Setup of JK:
// PWM_duty_cycle
module PWM_duty_cycle (
    input clk,            
    input rst,            
    input pwm_in,         
    output reg [7:0] duty_cycle   
);
    reg [15:0] high_count, total_count;   
    reg pwm_prev;        
    reg update_flag;     
    reg first_period;    
    always @(posedge clk or posedge rst) begin
        if (rst) begin
            high_count <= 0;
            total_count <= 0;
            duty_cycle <= 0;
            pwm_prev <= 0;
            update_flag <= 0;
            first_period <= 1;   
        end else begin
            total_count <= total_count + 1;
            if (pwm_in) high_count <= high_count + 1;
            if (pwm_prev && ~pwm_in) begin
                if (!first_period && total_count > 0) begin
                    duty_cycle <= (high_count * 100) / total_count;   
                end
                first_period <= 0;   
                high_count <= 0;
                total_count <= 0;
            end
            pwm_prev <= pwm_in;   
        end
    end
endmodule
Settings: LEC_CHECK=0, ABC_AREA=1, CAP_MARGIN=10, CORE_MARGIN=2, CORE_UTILIZATION=71, CTS_CLUSTER_DIAMETER=342, CTS_CLUSTER_SIZE=34, HOLD_SLACK_MARGIN=-0.1, MAX_ROUTING_LAYER=met4, PLACE_DENSITY=0.63, SLEW_MARGIN=20; clock period 61.4 ns.
run.sh (not shown) runs the stock make flow with config.mk's settings and CLKGATE_MAP_FILE=.
As the logs show, JK stopped at global routing after a tool error, so it never reached the end of the flow.
The following lists how MS was set up differently from JK:
- removing ABC_AREA (formerly 1)
- removing HOLD_SLACK_MARGIN (formerly -0.1)
- changing CAP_MARGIN from 10 to 20
- removing PLACE_DENSITY (formerly 0.63)
- changing CORE_UTILIZATION from 71 to 65
- removing CTS_CLUSTER_DIAMETER (formerly 342)
- removing CTS_CLUSTER_SIZE (formerly 34)
- changing the clock period (ns, I/O delays scaled along) from 61.4 to 84.0
Results
Although it ran to completion, MS produced a layout that fails the final checks because of negative setup slack. Status: number of flops mapped to enable cells by yosys parity (JK, MS). Diff JK and MS: synthesized area higher in JK. Against JK, die area in MS rose by a few percent. MS: count of instances resized after the clock tree is built 26% below JK. MS against JK: post-synthesis sequential area ratio did not really move; number of standard cells after synthesis decreased 1519; cell total after placement fell 1463.


Setup of delta:
PWM_duty_cycle again, from the RTL that the note above started with.
clock: 65.2 ns
lec_check: 0
abc_area: 1
cap_margin: 20
core_aspect_ratio: 0.93
core_margin: 2
core_utilization: 72
cts_cluster_size: 10
place_density: 0.38
slew_margin: 20
tns_end_percent: 10
From the logs: delta reached the end of the flow and failed the layout checks with setup timing.
#### Input delta (raven over delta)
Settings: PLACE_DENSITY removed (was 0.38); CORE_ASPECT_RATIO removed (was 0.93); CTS_CLUSTER_SIZE removed (was 10); TNS_END_PERCENT removed (was 10); the clock period (ns, I/O delays scaled along) changed from 65.2 to 111.0.
## What came out
- Out of delta and raven, the only run to close with the timing, design-rule and antenna checks passing was raven.
- What the final checks of delta revealed, after a flow that finished every stage, was a layout that fails on setup timing.
- raven contains fewer vias than delta.
- Comparing routed wire length on met2 for delta and raven, the bigger number came from delta.
- Per the comparison of raven with delta, post-route worst hold slack rose 14 ps, pin count of the biggest net entering global routing climbed about 4.4%.
- Compared to delta, the router laid down less metal wire for raven.
Relative to raven, the following input files were edited for fjord:
Settings: CTS_CLUSTER_DIAMETER: unset -> 255; CTS_CLUSTER_SIZE: unset -> 98; PLACE_DENSITY: unset -> 0.42; TNS_END_PERCENT: unset -> 20; the clock period (ns, I/O delays scaled along): 111.0 -> 65.2.
==> comparison <==
Diff raven -> fjord | via density per instance | increase of 0.23
The flow completed for fjord, but it is not clean: the layout still shows setup timing.
Taking raven as the reference, in fjord proportion of cell area occupied by registers decreased 0.29 points, worst setup slack -26950 ps, clock period minus worst slack fell by 18850 ps, final cell utilization of the core has increased.
The final reports for fjord and raven show tightest slew margin relative to the limit lower in the former.
The share of cell area taken by multi-input logic gates of fjord is lower than that of raven.
Relative to raven, the routed length on met1 measured on fjord has increased by a few percent.
On area fraction in compound gates, fjord tracks raven almost exactly.
For harbor, these inputs were changed with respect to fjord:
Settings: HOLD_SLACK_MARGIN newly set to 0.29; CTS_CLUSTER_SIZE changed from 98 to 72; CAP_MARGIN changed from 20 to 15; CTS_CLUSTER_DIAMETER removed (was 255); PLACE_DENSITY removed (was 0.42); TNS_END_PERCENT removed (was 20); the clock period (ns, I/O delays scaled along) changed from 65.2 to 46.2.
The flow ran to completion for all of fjord and harbor but harbor, which stopped partway. What ended harbor was a tool error in 3_5_place_dp; the run never finished. The parity-gate share of the synthesized area counting xor and xnor cells was comparable across fjord and harbor. There was hardly any difference in die size between fjord and harbor. Diff fjord..harbor | pre-placement core utilization | unchanged. fjord → harbor: synthesized area did not really move, standard cell core area essentially unchanged, weighted congestion at the end of routability-driven global placement went up by about 5%. Per the comparison of harbor with fjord, number of cells in Yosys stat neither gained nor lost much; chip area estimate from yosys synthesis neither gained nor lost much. There was hardly any difference in number of cells produced by synthesis between harbor and fjord.
Changes in cedar relative to harbor:
Settings: CTS_CLUSTER_DIAMETER: unset -> 361; SETUP_SLACK_MARGIN: unset -> 1.32; PLACE_DENSITY: unset -> 0.63.
Notes after the runs:
Each of harbor and cedar falls short of a clean finish. harbor | ERROR | 3_5_place_dp. ~same number of port buffers in cedar and harbor. Diff harbor -> cedar: summed instance area of the synthesized netlist held, synthesized cell count held.
> inputs changed (cedar -> sierra)
Settings: removing ABC_AREA (formerly 1); changing CORE_UTILIZATION from 72 to 63; removing PLACE_DENSITY (formerly 0.63); removing HOLD_SLACK_MARGIN (formerly 0.29); removing CTS_CLUSTER_SIZE (formerly 72); changing CAP_MARGIN from 15 to 20; removing SETUP_SLACK_MARGIN (formerly 1.32); removing CTS_CLUSTER_DIAMETER (formerly 361); changing the clock period (ns, I/O delays scaled along) from 46.2 to 111.0.
Findings:
- The remaining runs in cedar and sierra completed every stage, whereas cedar halted early.
- Stage in which a tool error killed cedar: 3_5_place_dp.
- cedar → sierra: fraction of the mapped netlist area in compound gates went up 16 points; area of the chip went up about 8%; synthesized area went down 5.4%.
